==> build 35 <==
// LASER
module LASER (
input CLK,
input RST,
input [3:0] X,
input [3:0] Y,
output reg [3:0] C1X,
output reg [3:0] C1Y,
output reg [3:0] C2X,
output reg [3:0] C2Y,
output reg DONE);
Settings: LEC_CHECK=0, ABC_AREA=0, CAP_MARGIN=20, CELL_PAD_IN_SITES_GLOBAL_PLACEMENT=0, CORE_ASPECT_RATIO=0.61, CORE_MARGIN=2, CORE_UTILIZATION=68, MIN_ROUTING_LAYER=met1, PLACE_DENSITY=0.64, SETUP_SLACK_MARGIN=-0.31, SLEW_MARGIN=15; clock period 3.25 ns.
run.sh (not shown) runs the stock make flow with config.mk's settings and CLKGATE_MAP_FILE=.
==> trial 90 (differences from build 35) <==
- ABC_AREA: 0 -> unset
- CAP_MARGIN: 20 -> 0
- CELL_PAD_IN_SITES_GLOBAL_PLACEMENT: 0 -> unset
- CORE_ASPECT_RATIO: 0.61 -> unset
- HOLD_SLACK_MARGIN: unset -> -0.09
- MIN_ROUTING_LAYER: met1 -> unset
- PLACE_DENSITY: 0.64 -> unset
- SETUP_SLACK_MARGIN: -0.31 -> unset
- SLEW_MARGIN: 15 -> 20
==> flow/constraint.sdc (replaced) <==
create_clock -name core_clock -period 4.0 [get_ports {CLK}]
set_input_delay 0.8000 -clock core_clock [delete_from_list [all_inputs] [get_ports {CLK}]]
set_output_delay 0.8000 -clock core_clock [all_outputs]
set_load 0.01 [all_outputs]
==> deck_impl_summary.md <==
Flow Results at a Glance

Worst setup path
  – Worst path bufs/invs: 3

Timing
  – Worst slew pin tran: between 0.8 and 0.9 ns
  – Final Setup Violations: 6
  – Worst Slack Setup Final: -2.59 ns

Run status
  – Violated Checks: setup timing
  – Status: finished with violations

Pwr
  – Sequential Power Share: 0.453

Layout
  – Comb area share: 0.320
That was build 35.
==> deck_impl_summary.md <==
Flow Results at a Glance

Layout
  – Comb area share: 0.321

Run status
  – Status: finished with violations
  – Violated Checks: setup timing

Timing
  – Worst slew pin tran: 0.878 ns
  – Worst Slack Setup Final: -1.80 ns
  – Final Setup Violations: 6

Worst setup path
  – Worst r2r dst: cover_current[4]$_SDFF_PP0_
  – Worst path bufs/invs: 5

Pwr
  – Sequential Power Share: 0.432
That was trial 90.

---

==> inputs of run a <==
LASER again, from the RTL that the note above started with.
Design LASER, start of the top module:
module LASER (
input CLK,
input RST,
input [3:0] X,
input [3:0] Y,
output reg [3:0] C1X,
output reg [3:0] C1Y,
output reg [3:0] C2X,
output reg [3:0] C2Y,
output reg DONE);
parameter LFSR_WIDTH = 10;
parameter [LFSR_WIDTH-1:0] threshold = 10'd150;
reg [LFSR_WIDTH-1:0] q;  
wire feedback;  
assign feedback = q[9] ^ q[6];
always @(posedge CLK) begin
    if (RST)
        q <= 10'h1;  
    else
        q <= {q[LFSR_WIDTH-2:0], feedback};  
end
wire [3:0] step;
assign step = (q[5])? 4'b0001: 4'b0010;   
reg [1:0] current_state;
reg [1:0] next_state;
parameter  INIT = 0;
parameter READ = 1;
parameter WALK = 2;
parameter OUTPUT = 3;
reg [5:0] cover_prev;  
reg [5:0] cover_current;  
reg [5:0] cover_max;  
reg [5:0] cnt;  
reg [3:0] corX [39:0];  
reg [3:0] corY [39:0];
reg [3:0] x1, y1, x2, y2;  
reg [3:0] tmpX1, tmpY1, tmpX2, tmpY2; 
reg [3:0] dx1, dy1, dx2, dy2;
reg [19:0] round;  
parameter MAX_ROUND = 20'd2000;
parameter [5:0] LAST = 6'd41;  
always @(posedge CLK) begin
  if (current_state == INIT) begin
    corX[cnt] <= X;
    corY[cnt] <= Y;
  end
  if (current_state == READ || next_state == READ) begin
    corX[cnt] <= X;
    corY[cnt] <= Y;
  end
end
always @(*) begin
  if (cnt == 6'd0 || cnt == LAST || next_state == READ || RST) begin
    dx1 = 4'd0; dy1 = 4'd0;
    dx2 = 4'd0; dy2 = 4'd0;
  end
  else if (next_state == WALK) begin
    dx1 = (tmpX1 > corX[cnt-6'd1])? tmpX1 - corX[cnt-6'd1] : corX[cnt-6'd1] - tmpX1;
    dy1 = (tmpY1 > corY[cnt-6'd1])? tmpY1 - corY[cnt-6'd1] : corY[cnt-6'd1] - tmpY1;
    dx2 = (tmpX2 > corX[cnt-6'd1])? tmpX2 - corX[cnt-6'd1] : corX[cnt-6'd1] - tmpX2;
    dy2 = (tmpY2 > corY[cnt-6'd1])? tmpY2 - corY[cnt-6'd1] : corY[cnt-6'd1] - tmpY2;
  end
  else begin
    dx1 = 4'd0; dy1 = 4'd0;
    dx2 = 4'd0; dy2 = 4'd0;
  end
end
always @(posedge CLK) begin
  if (RST)
    current_state <= INIT;
  else
    current_state <= next_state;
end
always @(*) begin
  case (current_state)
    INIT:
  ...
clock: 4.88 ns
lec_check: 0
cap_margin: 0
core_margin: 2
core_utilization: 72
cts_cluster_size: 13
place_density_lb_addon: 0.02
setup_slack_margin: 1.41
slew_margin: 20
==> run b (differences from run a) <==
--- a/flow/config.mk
+++ b/flow/config.mk
@@ -7,8 +7,8 @@
 export LEC_CHECK = 0
-export CAP_MARGIN = 0
+export CAP_MARGIN = 20
 export CORE_MARGIN = 2
 export CORE_UTILIZATION = 72
-export CTS_CLUSTER_SIZE = 13
-export PLACE_DENSITY_LB_ADDON = 0.02
-export SETUP_SLACK_MARGIN = 1.41
+export CTS_CLUSTER_SIZE = 47
+export PLACE_DENSITY_LB_ADDON = 0.0
+export SETUP_SLACK_MARGIN = 1.17
 export SLEW_MARGIN = 20
==> flow/constraint.sdc (replaced) <==
create_clock -name core_clock -period 4.38 [get_ports {CLK}]
set_input_delay 0.8760 -clock core_clock [delete_from_list [all_inputs] [get_ports {CLK}]]
set_output_delay 0.8760 -clock core_clock [all_outputs]
set_load 0.01 [all_outputs]
==> run c (differences from run a) <==
==> flow/config.mk (replaced) <==
export PLATFORM = sky130hd
export DESIGN_NAME = LASER
export DESIGN_NICKNAME = LASER
export VERILOG_FILES = /design/flow/design.v
export SDC_FILE = /design/flow/constraint.sdc
export NUM_CORES = 4
export LEC_CHECK = 0
export CAP_MARGIN = 20
export CORE_MARGIN = 2
export CORE_UTILIZATION = 28
export SLEW_MARGIN = 20
==> flow/constraint.sdc (replaced) <==
create_clock -name core_clock -period 7.48 [get_ports {CLK}]
set_input_delay 1.4960 -clock core_clock [delete_from_list [all_inputs] [get_ports {CLK}]]
set_output_delay 1.4960 -clock core_clock [all_outputs]
set_load 0.01 [all_outputs]
==> results <==
Of run a and run c, run a has the higher critical path depth (gap 4). The highest final cell count belongs to run c, the lowest to run a. Of run a and run c, run c has the higher die area (gap 60%, measured against run c). The lowest first-iteration DRC count belongs to run c, the highest to run b. In sequential cell count, run c and run a do not differ. Run a completed, yet does not pass: setup timing. Run c passed the timing, design-rule and antenna checks. Run b ran to the end with violations: setup timing. Count of clock-buffer cells in the layout: run c is higher than run b (3). The lowest setup slack belongs to run b, the highest to run c. Global-route usage: run c < run a < run b. Between run c and run b, the lower sequential power is in run c (gap 42%, measured against run b). In run c the maximum frequency is lower than in run a, by about 12%. In run a the clock skew is higher than in run c, by 39 ps.
==> figures <==
Outcome: run b failed layout checks; run c complete, no violations; run a failed layout checks
Reasons for failing layout checks: run b setup timing; run c -; run a setup timing
Starting Density: run b 72.6%; run c 28.3%; run a 72.6%
Count of warning messages emitted by the tools: run b 54; run c 50; run a 54
First-pass GRT wire length: run b 90.6 mm; run c 67.8 mm; run a 87.5 mm
Largest net degree at the start of global routing: run b 46; run c 89; run a 46
Seq. pwr: run b 4.40 mW; run c 2.57 mW; run a 3.95 mW
Post-cts sizing count: run b 83; run c 0; run a 80
Fraction of the cycle the final worst path needs: run b 137%; run c 90.5%; run a 122%
Post-layout net count: run b 1659; run c 1502; run a 1630
DIE WIDTH: run b 168 µm; run c 267 µm; run a 168 µm
Most frequent CP cell: run b buf_12; run c ha_1; run a nor2_1
Total Routed Length: run b 63.7 mm; run c 44.0 mm; run a 62.2 mm
Share of the final layout cell area in multi-input gates: run b 32.8%; run c 32.0%; run a 32.8%
Beginning of the worst register-to-register path: run b cnt[0]$_SDFF_PP0_; run c cnt[1]$_SDFF_PP0_; run a cnt[0]$_SDFF_PP0_
Power density relative to cell area: run b 455 nW/µm²; run c 256 nW/µm²; run a 403 nW/µm²
Met3 usage: run b 10.7%; run c 2.33%; run a 9.80%
Switching Power: run b 2.95 mW; run c 1.42 mW; run a 2.60 mW
Cell internal pwr: run b 7.74 mW; run c 4.31 mW; run a 6.67 mW
DP Wirelength: run b 31.1 mm; run c 29.0 mm; run a 31.0 mm
Non-clock buffering overhead: run b 8.08%; run c 2.02%; run a 7.46%
Met2 wirelength from detailed routing: run b 29.2 mm; run c 20.5 mm; run a 28.9 mm
Setup violations, final: run b 6; run c 0; run a 6
Min-delay src: run b q[2]$_SDFF_PP0_; run c cover_prev[5]$_SDFFE_PP0P_; run a q[1]$_SDFF_PP0_

---

==> job 231 <==
==> flow/design.v <==
module LASER (
input CLK,
input RST,
input [3:0] X,
input [3:0] Y,
output reg [3:0] C1X,
output reg [3:0] C1Y,
output reg [3:0] C2X,
output reg [3:0] C2Y,
output reg DONE);
parameter LFSR_WIDTH = 10;
parameter [LFSR_WIDTH-1:0] threshold = 10'd150;
reg [LFSR_WIDTH-1:0] q;  
wire feedback;  
assign feedback = q[9] ^ q[6];
always @(posedge CLK) begin
    if (RST)
        q <= 10'h1;  
    else
        q <= {q[LFSR_WIDTH-2:0], feedback};  
end
wire [3:0] step;
assign step = (q[5])? 4'b0001: 4'b0010;   
reg [1:0] current_state;
reg [1:0] next_state;
parameter  INIT = 0;
parameter READ = 1;
parameter WALK = 2;
parameter OUTPUT = 3;
reg [5:0] cover_prev;  
reg [5:0] cover_current;  
reg [5:0] cover_max;  
reg [5:0] cnt;  
reg [3:0] corX [39:0];  
reg [3:0] corY [39:0];
reg [3:0] x1, y1, x2, y2;  
reg [3:0] tmpX1, tmpY1, tmpX2, tmpY2; 
reg [3:0] dx1, dy1, dx2, dy2;
reg [19:0] round;  
parameter MAX_ROUND = 20'd2000;
parameter [5:0] LAST = 6'd41;  
always @(posedge CLK) begin
  if (current_state == INIT) begin
    corX[cnt] <= X;
    corY[cnt] <= Y;
  end
  if (current_state == READ || next_state == READ) begin
    corX[cnt] <= X;
    corY[cnt] <= Y;
  end
end
always @(*) begin
  if (cnt == 6'd0 || cnt == LAST || next_state == READ || RST) begin
    dx1 = 4'd0; dy1 = 4'd0;
    dx2 = 4'd0; dy2 = 4'd0;
  end
  else if (next_state == WALK) begin
    dx1 = (tmpX1 > corX[cnt-6'd1])? tmpX1 - corX[cnt-6'd1] : corX[cnt-6'd1] - tmpX1;
    dy1 = (tmpY1 > corY[cnt-6'd1])? tmpY1 - corY[cnt-6'd1] : corY[cnt-6'd1] - tmpY1;
    dx2 = (tmpX2 > corX[cnt-6'd1])? tmpX2 - corX[cnt-6'd1] : corX[cnt-6'd1] - tmpX2;
    dy2 = (tmpY2 > corY[cnt-6'd1])? tmpY2 - corY[cnt-6'd1] : corY[cnt-6'd1] - tmpY2;
  end
  else begin
    dx1 = 4'd0; dy1 = 4'd0;
    dx2 = 4'd0; dy2 = 4'd0;
  end
end
always @(posedge CLK) begin
  if (RST)
    current_state <= INIT;
  else
    current_state <= next_state;
end
always @(*) begin
  case (current_state)
    INIT:
      next_state = (RST)? INIT: READ;
    READ:
      next_state = (cnt == 6'd39)? WALK: READ;
    WALK:  
      next_state = (round == MAX_ROUND)? OUTPUT: WALK;
    OUTPUT:
      next_state = INIT;
    default:
      next_state = INIT;
  endcase
end
always @(posedge CLK) begin
  if (RST)
    round <= 0;
  else if (current_state == OUTPUT)
    round <= 0;
  else if (current_state == WALK) begin
    if (cnt == LAST)
      round <= round + 1;
  end
end
always @(posedge CLK) begin
  if (RST) begin
    tmpX2 <= 4'd7; 
  end
  else if (current_state == OUTPUT) begin
    tmpX2 <= 4'd7;
  end
  else if (current_state == WALK && cnt == 6'd0) begin  
    if (q[5]) tmpX2 <= (x2+step < 16)? x2+step : 15; 
    else      tmpX2 <= (x2 > step) ? x2-step : 0;  
  end
end
always @(posedge CLK) begin
  if (RST) begin
    tmpY2 <= 4'd7;
  end
  else if (current_state == OUTPUT) begin
    tmpY2 <= 4'd7;
  end
  else if (current_state == WALK && cnt == 6'd0) begin  
    if (q[9]) tmpY2 <= (y2+step < 16)? y2+step : 15;
    else      tmpY2 <= (y2 > step)? y2-step : 0;  
  end
end
always @(posedge CLK) begin
  if (RST) begin
    tmpX1 <= 4'd7;
  end
  else if (current_state == OUTPUT) begin
    tmpX1 <= 4'd7;
  end
  else if (current_state == WALK && cnt == 6'd0) begin  
    if (q[0]) tmpX1 <= (x1+step < 16)? x1+step : 15;  
    else      tmpX1 <= (x1 > step)? x1-step : 0; 
  end
end
always @(posedge CLK) begin
  if (RST) begin
    tmpY1 <= 4'd7;
  end
  else if (current_state == OUTPUT) begin
    tmpY1 <= 4'd7;
  end
  else if (current_state == WALK && cnt == 6'd0) begin  
    if (q[3]) tmpY1 <= (y1+step < 16)? y1+step : 15; 
    else      tmpY1 <= (y1 > step)? y1-step : 0;  
  end
end
always @(posedge CLK) begin
  if (RST) begin
    x1 <= 4'd0; y1 <= 4'd0;
    x2 <= 4'd8; y2 <= 4'd8;
  end
  else if (current_state == OUTPUT) begin
    x1 <= 4'd0; y1 <= 4'd0;
    x2 <= 4'd8; y2 <= 4'd8;
  end
  else if (current_state == WALK) begin
    if (cnt == LAST) begin
      if(cover_current > cover_prev) begin
        x1 <= tmpX1; y1 <= tmpY1;
        x2 <= tmpX2; y2 <= tmpY2;
      end
      else begin  
        if (q < threshold) begin  
          x1 <= tmpX1; y1 <= tmpY1;
          x2 <= tmpX2; y2 <= tmpY2;
        end
      end
    end
  end
end
always @(posedge CLK) begin
  if (RST)
    cover_prev <= 6'd0;
  else if (current_state == OUTPUT)
    cover_prev <= 6'd0;
  else if (current_state == WALK) begin
    if(cnt == LAST) begin  
      if(cover_current > cover_prev)
        cover_prev <= cover_current;
      else begin  
        if (q < threshold)   
          cover_prev <= cover_current;
      end
    end
  end
end
always @(posedge CLK) begin
  if(RST)
    cover_current <= 6'd0;
  else if(next_state == OUTPUT)   
    cover_current <= 6'd0;
  else if(current_state == WALK) begin
    if(cnt > 0) begin
      if (cnt == LAST)
        cover_current <= 6'd0;
      else begin
        cover_current <= cover_current +
        ((dx1 + dy1 <= 4) || (dx1 == 3 && dy1 == 2) || (dx1 == 2 && dy1 == 3) ||
         (dx2 + dy2 <= 4) || (dx2 == 3 && dy2 == 2) || (dx2 == 2 && dy2 == 3));        
      end
    end
    else 
      cover_current <= 6'd0;
  end
  else
    cover_current <= 6'd0;
end
always @(posedge CLK) begin
  if(RST)
    cover_max <= 6'd0;
  else if(current_state == WALK) begin
    if(cnt == LAST) begin  
      if(cover_current > cover_max)
        cover_max <= cover_current;
    end
  end
  else if(current_state == OUTPUT)
    cover_max <= 0;
  else
    cover_max <= 0;
end
always @(posedge CLK) begin
  if (RST)
    cnt <= 0;
  else if (current_state == OUTPUT || next_state == OUTPUT)
    cnt <= 0;
  else if (next_state == READ)  
    cnt <= cnt + 1;
  else if (current_state == WALK) begin
      cnt <= (cnt == LAST)? 0: cnt+1;
  end
  else
    cnt <= 0;
end
always @(posedge CLK) begin
  if (RST) begin
    C1X <= 4'd7; C1Y <= 4'd7;
    C2X <= 4'd7; C2Y <= 4'd7;
  end
  else if (current_state == WALK) begin
    if(cnt == LAST) begin
      if(cover_current > cover_max) begin
        C1X <= tmpX1; C1Y <= tmpY1;
        C2X <= tmpX2; C2Y <= tmpY2;
      end
    end
  end
end
always @(posedge CLK) begin
  if(RST)
    DONE <= 1'b0;
  else if (next_state == OUTPUT)
    DONE <= 1'b1;
  else
    DONE <= 1'b0;
end
endmodule
==> flow/run.sh <==
#!/bin/bash
# the make line also repeats each setting of config.mk as NAME=value (left out here)
make -C /OpenROAD-flow-scripts/flow DESIGN_CONFIG=/design/flow/config.mk WORK_HOME=/design/flow/orfs CLKGATE_MAP_FILE= finish
==> flow/config.mk <==
export PLATFORM = sky130hd
export DESIGN_NAME = LASER
export DESIGN_NICKNAME = LASER
export VERILOG_FILES = /design/flow/design.v
export SDC_FILE = /design/flow/constraint.sdc
export NUM_CORES = 4
export LEC_CHECK = 0
export CAP_MARGIN = 20
export CORE_MARGIN = 5
export CORE_UTILIZATION = 54
export CTS_CLUSTER_DIAMETER = 231
export PLACE_DENSITY_LB_ADDON = 0.23
export SETUP_SLACK_MARGIN = 0.72
export SLEW_MARGIN = 25
==> flow/constraint.sdc <==
create_clock -name core_clock -period 4.92 [get_ports {CLK}]
set_input_delay 0.9840 -clock core_clock [delete_from_list [all_inputs] [get_ports {CLK}]]
set_output_delay 0.9840 -clock core_clock [all_outputs]
set_load 0.01 [all_outputs]
==> inputs of job 1262, as changes to job 231 <==
==> flow/config.mk (replaced) <==
export PLATFORM = sky130hd
export DESIGN_NAME = LASER
export DESIGN_NICKNAME = LASER
export VERILOG_FILES = /design/flow/design.v
export SDC_FILE = /design/flow/constraint.sdc
export NUM_CORES = 4
export LEC_CHECK = 0
export CAP_MARGIN = 20
export CELL_PAD_IN_SITES_DETAIL_PLACEMENT = 2
export CELL_PAD_IN_SITES_GLOBAL_PLACEMENT = 1
export CORE_MARGIN = 9
export CORE_UTILIZATION = 40
export GPL_ROUTABILITY_DRIVEN = 0
export GPL_TIMING_DRIVEN = 0
export MIN_ROUTING_LAYER = met2
export PLACE_DENSITY = 0.41
export SLEW_MARGIN = 20
==> flow/constraint.sdc (replaced) <==
create_clock -name core_clock -period 8.87 [get_ports {CLK}]
set_input_delay 1.7740 -clock core_clock [delete_from_list [all_inputs] [get_ports {CLK}]]
set_output_delay 1.7740 -clock core_clock [all_outputs]
set_load 0.01 [all_outputs]
==> run summary <==
Status on the layout run. The run finished with no timing, DRC or antenna violations. Routed length on met3 landed at around 23 mm. Per the final report, the share of cell area in clock cells is 0.0715.

Pin count of the biggest net entering global routing landed at just over 40. The number of global-route vias before repair was just under 20000. Wire segments on met2 add up to between 30 and 40 mm in the final route. Per the post-place timing report, worst setup slack is 236 ps. In this run the static leakage power is slightly below 8 nW. Per the detail_route log, the uppermost layer with routed signals is met5.
The numbers above come from job 1262.

==> run summary <==
Status on the layout run. Entering global routing, the biggest net connects 46 pins. The run finished, with violations left. Clock distribution area overhead in the final layout landed at 0.0561.

Prior to clock tree synthesis, the placed netlist has a worst setup slack of -760 ps. The report lists the violated layout checks as setup timing. Met2 layer wire length in the routed design landed at about 22 mm.

Setup violations remaining at the end of the flow were counted as 6. Static leakage landed at about 8.0 nW. Routed length on met3 landed at approximately 2.9 mm. Setup slack on the critical path of the routed design comes to -693 ps.
The numbers above come from job 231.

Power is estimated from default activity; no workload was simulated.
